Design BobTop, start of the top module:
module BobTop (
	clock,
	reset,
	rx,
	runway_override,
	emergency_override,
	tx,
	framing_error,
	runway_active,
	emergency,
	receiving,
	sending
);
	input wire clock;
	input wire reset;
	input wire rx;
	input wire [1:0] runway_override;
	input wire emergency_override;
	output wire tx;
	output wire framing_error;
	output wire [1:0] runway_active;
	output wire emergency;
	output wire receiving;
	output wire sending;
	wire [7:0] uart_rx_data;
	wire [7:0] uart_tx_data;
	wire uart_rx_valid;
	wire uart_tx_ready;
	wire uart_tx_send;
	UartRX #(
		.CLK_HZ(25000000),
		.BAUD_RATE(115200)
	) receiver(
		.clock(clock),
		.reset(reset),
		.rx(rx),
		.data(uart_rx_data),
		.done(uart_rx_valid),
		.framing_error(framing_error),
		.receiving(receiving)
	);
	UartTX #(
		.CLK_HZ(25000000),
		.BAUD_RATE(115200)
	) transmitter(
		.clock(clock),
		.reset(reset),
		.send(uart_tx_send),
		.data(uart_tx_data),
		.tx(tx),
		.ready(uart_tx_ready),
		.sending(sending)
	);
	reg [1:0] ro_temp;
	reg [1:0] ro_sync;
	reg eo_temp;
	reg eo_sync;
	always @(posedge clock) begin
		ro_temp <= runway_override;
		eo_temp <= emergency_override;
		ro_sync <= ro_temp;
		eo_sync <= eo_temp;
	end
	Bob bobby(
		.clock(clock),
		.reset(reset),
		.uart_rx_data(uart_rx_data),
		.uart_rx_valid(uart_rx_valid),
		.uart_tx_data(uart_tx_data),
		.uart_tx_ready(uart_tx_ready),
		.uart_tx_send(uart_tx_send),
		.runway_active(runway_active),
		.runway_override(ro_sync),
		.emergency_out(emergency),
		.emergency_override(eo_sync)
	);
endmodule
clock: 10.9 ns
lec_check: 0
cap_margin: 20
core_margin: 2
core_utilization: 72
cts_cluster_diameter: 365
cts_cluster_size: 14
hold_slack_margin: 0.3
place_density_lb_addon: 0.01
setup_slack_margin: -0.44
slew_margin: 20
run.sh (not shown) runs the stock make flow with config.mk's settings and CLKGATE_MAP_FILE=.
Change:
CORE_UTILIZATION = 45   (was 72)
CTS_CLUSTER_DIAMETER = default   (was 365)
CTS_CLUSTER_SIZE = default   (was 14)
HOLD_SLACK_MARGIN = default   (was 0.3)
PLACE_DENSITY_LB_ADDON = default   (was 0.01)
SETUP_SLACK_MARGIN = default   (was -0.44)
clock period = 17.7 ns   (was 10.9 ns; I/O delays follow)
What happened: The new run went through all stages and came out clean; critical path depth is unchanged; routed wire length is higher by 4.5%; total power is lower by 33%; clock power is lower by 14%; cell count is higher by 11%; cell area is higher by 4.1%; worst hold slack degrades by 0.0049 ns; area after synthesis does not change; count of clock-buffer cells in the layout is higher by 12.
Change:
ABC_AREA = 1   (was default)
CORE_UTILIZATION = 72   (was 45)
CTS_CLUSTER_DIAMETER = 151   (was default)
SETUP_SLACK_MARGIN = 2.91   (was default)
clock period = 9.82 ns   (was 17.7 ns; I/O delays follow)
The new run produced a clean layout.
Hold slack improved by 0.020 ns.
Non-clock buffer count goes down by 5.
Global-route usage came out higher by 12 points.
Power rose by 41%.
Design area decreases by 1.3%.
Wire length came out higher by 6.3%.
Setup slack gets worse by 4.3 ns.
First-iteration DRC count rose by 79%.
Die size goes down by 36%.
Change:
CAP_MARGIN = 35   (was 20)
CTS_CLUSTER_SIZE = 10   (was default)
PLACE_DENSITY_LB_ADDON = 0.2   (was default)
Outcome: Global-route usage rose by 1.4 points. Non-clock buffer count rose by 1. Sequential power hardly moves. Area after synthesis is unchanged. Utilization rose by 0.50 points. Worst hold slack is worse by 0.027 ns. Setup slack is about the same. Routed wire length rose by a few percent. Final area rose slightly. Critical path depth stays the same. First-iteration DRC count rose by roughly a tenth.
Change:
CAP_MARGIN = 0   (was 35)
CTS_CLUSTER_DIAMETER = default   (was 151)
CTS_CLUSTER_SIZE = 14   (was 10)
PLACE_DENSITY_LB_ADDON = 0.15   (was 0.2)
SETUP_SLACK_MARGIN = 2.89   (was 2.91)
Power is about the same.
Routed wire length goes up slightly.
Synthesized cell count is unchanged.
Via count is higher slightly.
Fmax barely changes.
Non-clock buffer count is lower by 3.
Combinational power went up slightly.
Final cell count is lower slightly.
Area after synthesis is unchanged.
Final area stays flat.
Die area stays the same.
Change:
CORE_ASPECT_RATIO = 0.89   (was default)
PLACE_DENSITY_LB_ADDON = 0.02   (was 0.15)
SETUP_SLACK_MARGIN = 2.86   (was 2.89)
Area after synthesis stays the same.
Wire length goes down by 2.7%.
Critical path depth stays the same.
Design area came out lower by 0.40%.
Global-route usage shrinks by 0.17 points.

========
Starting RTL as in the previous note.
Settings: LEC_CHECK=0, ABC_AREA=0, CAP_MARGIN=20, CELL_PAD_IN_SITES_DETAIL_PLACEMENT=0, CORE_MARGIN=6, CORE_UTILIZATION=50, GPL_ROUTABILITY_DRIVEN=1, MAX_ROUTING_LAYER=met5, MIN_ROUTING_LAYER=met1, PLACE_DENSITY=0.83, SETUP_SLACK_MARGIN=5.0, SLEW_MARGIN=0; clock period 29.1 ns.
Then changed:
==> flow/config.mk (replaced) <==
export PLATFORM = sky130hd
export DESIGN_NAME = BobTop
export DESIGN_NICKNAME = BobTop
export VERILOG_FILES = /design/flow/design.v
export SDC_FILE = /design/flow/constraint.sdc
export NUM_CORES = 4
export LEC_CHECK = 0
export CAP_MARGIN = 20
export CELL_PAD_IN_SITES_DETAIL_PLACEMENT = 2
export CORE_MARGIN = 2
export CORE_UTILIZATION = 40
export MAX_ROUTING_LAYER = met4
export SLEW_MARGIN = 20
==> flow/constraint.sdc (replaced) <==
create_clock -name core_clock -period 11.3 [get_ports {clock}]
set_input_delay 2.2600 -clock core_clock [delete_from_list [all_inputs] [get_ports {clock}]]
set_output_delay 2.2600 -clock core_clock [all_outputs]
set_load 0.01 [all_outputs]
=> Routed wire length climbs by 74%; clock skew rose by 0.0050 ns; hold slack gets worse by 0.0066 ns; core utilization fell by 11 points; area after synthesis is unchanged; sequential cell count is unchanged; clock-buffer cell count went up by 11; via count goes up by 11%; power climbs to 3.0 times its value; sequential power grows to 2.7 times its value; final area came out higher by 2.2%.
Then changed:
--- a/flow/config.mk
+++ b/flow/config.mk
@@ -7,7 +7,7 @@
 export LEC_CHECK = 0
+export ABC_AREA = 1
 export CAP_MARGIN = 20
-export CELL_PAD_IN_SITES_DETAIL_PLACEMENT = 2
 export CORE_MARGIN = 2
-export CORE_UTILIZATION = 40
-export MAX_ROUTING_LAYER = met4
+export CORE_UTILIZATION = 72
+export PLACE_DENSITY_LB_ADDON = 0.1
 export SLEW_MARGIN = 20
==> flow/constraint.sdc (replaced) <==
create_clock -name core_clock -period 13.5 [get_ports {clock}]
set_input_delay 2.7000 -clock core_clock [delete_from_list [all_inputs] [get_ports {clock}]]
set_output_delay 2.7000 -clock core_clock [all_outputs]
set_load 0.01 [all_outputs]
=>
- total power came out lower by 39%
- cell area came out lower by 1.2%
- combinational power came out lower by 64%
- count of clock-buffer cells in the layout came out lower by 19

========
Starting RTL as in the previous note.
==> flow/design.v (excerpt) <==
module BobTop (
	clock,
	reset,
	rx,
	runway_override,
	emergency_override,
	tx,
	framing_error,
	runway_active,
	emergency,
	receiving,
	sending
);
export LEC_CHECK = 0
export CAP_MARGIN = 20
export CORE_MARGIN = 2
export CORE_UTILIZATION = 72
export CTS_CLUSTER_DIAMETER = 365
export CTS_CLUSTER_SIZE = 14
export HOLD_SLACK_MARGIN = 0.3
export PLACE_DENSITY_LB_ADDON = 0.01
export SETUP_SLACK_MARGIN = 3.31
export SLEW_MARGIN = 20
create_clock -name core_clock -period 11.6 [get_ports {clock}]
Rerun with:
==> flow/config.mk (replaced) <==
export PLATFORM = sky130hd
export DESIGN_NAME = BobTop
export DESIGN_NICKNAME = BobTop
export VERILOG_FILES = /design/flow/design.v
export SDC_FILE = /design/flow/constraint.sdc
export NUM_CORES = 4
export LEC_CHECK = 0
export CAP_MARGIN = 20
export CORE_MARGIN = 2
export CORE_UTILIZATION = 63
export SLEW_MARGIN = 20
==> flow/constraint.sdc (replaced) <==
create_clock -name core_clock -period 50.7 [get_ports {clock}]
set_input_delay 10.1400 -clock core_clock [delete_from_list [all_inputs] [get_ports {clock}]]
set_output_delay 10.1400 -clock core_clock [all_outputs]
set_load 0.01 [all_outputs]
The changed run passed the timing, design-rule and antenna checks.
Register-to-register slack is better by 39000 ps.
Cell area went up by a few percent.
Wire length hardly moves.
Flip-flop count stays the same.
Setup slack is better by 23000 ps.
Hold slack is worse by 13 ps.
Clock power went down by well over a third.
Power went down by well over a third.
Final cell count went up by a few percent.
Sequential power went down by well over a third.
Rerun with:
--- a/flow/config.mk
+++ b/flow/config.mk
@@ -6,6 +6,9 @@
 export NUM_CORES = 4
 export LEC_CHECK = 0
+export ABC_AREA = 1
 export CAP_MARGIN = 20
 export CORE_MARGIN = 2
-export CORE_UTILIZATION = 63
+export CORE_UTILIZATION = 71
+export CTS_CLUSTER_DIAMETER = 263
+export PLACE_DENSITY_LB_ADDON = 0.01
 export SLEW_MARGIN = 20
==> flow/constraint.sdc (replaced) <==
create_clock -name core_clock -period 13.5 [get_ports {clock}]
set_input_delay 2.7000 -clock core_clock [delete_from_list [all_inputs] [get_ports {clock}]]
set_output_delay 2.7000 -clock core_clock [all_outputs]
set_load 0.01 [all_outputs]
Die size fell by 9.4%.
Area after synthesis goes up by 1.8%.
Combinational power went up by 97%.
Cell count increases by 20%.
Clock skew stays flat.
Via count grows by 23%.
Sequential share of layout area decreases by 0.10 points.
Final area hardly moves.
Rerun with:
==> flow/config.mk (replaced) <==
export PLATFORM = sky130hd
export DESIGN_NAME = BobTop
export DESIGN_NICKNAME = BobTop
export VERILOG_FILES = /design/flow/design.v
export SDC_FILE = /design/flow/constraint.sdc
export NUM_CORES = 4
export LEC_CHECK = 0
export CAP_MARGIN = 20
export CORE_MARGIN = 2
export CORE_UTILIZATION = 72
export CTS_CLUSTER_DIAMETER = 151
export SLEW_MARGIN = 20
==> flow/constraint.sdc (replaced) <==
create_clock -name core_clock -period 11.8 [get_ports {clock}]
set_input_delay 2.3600 -clock core_clock [delete_from_list [all_inputs] [get_ports {clock}]]
set_output_delay 2.3600 -clock core_clock [all_outputs]
set_load 0.01 [all_outputs]
The changed run finished with timing, DRC and antenna clean; sequential power goes up by 25%; count of clock-buffer cells in the layout decreases by 1; global-route usage goes down by 2.6 points; critical path depth grows by 1; non-clock buffer count went up by 4; setup slack degrades by 1400 ps; total power went up by 40%; clock power is higher by 14%; clock skew goes up by 16 ps.
Rerun with:
--- a/flow/config.mk
+++ b/flow/config.mk
@@ -8,5 +8,4 @@
 export CAP_MARGIN = 20
 export CORE_MARGIN = 2
-export CORE_UTILIZATION = 72
-export CTS_CLUSTER_DIAMETER = 151
+export CORE_UTILIZATION = 45
 export SLEW_MARGIN = 20
==> flow/constraint.sdc (replaced) <==
create_clock -name core_clock -period 19.1 [get_ports {clock}]
set_input_delay 3.8200 -clock core_clock [delete_from_list [all_inputs] [get_ports {clock}]]
set_output_delay 3.8200 -clock core_clock [all_outputs]
set_load 0.01 [all_outputs]
Effect: Worst hold slack got worse by 7.6 ps; synthesized area does not change; wire length is higher by about 0.33%.
Power is estimated from default activity; no workload was simulated.
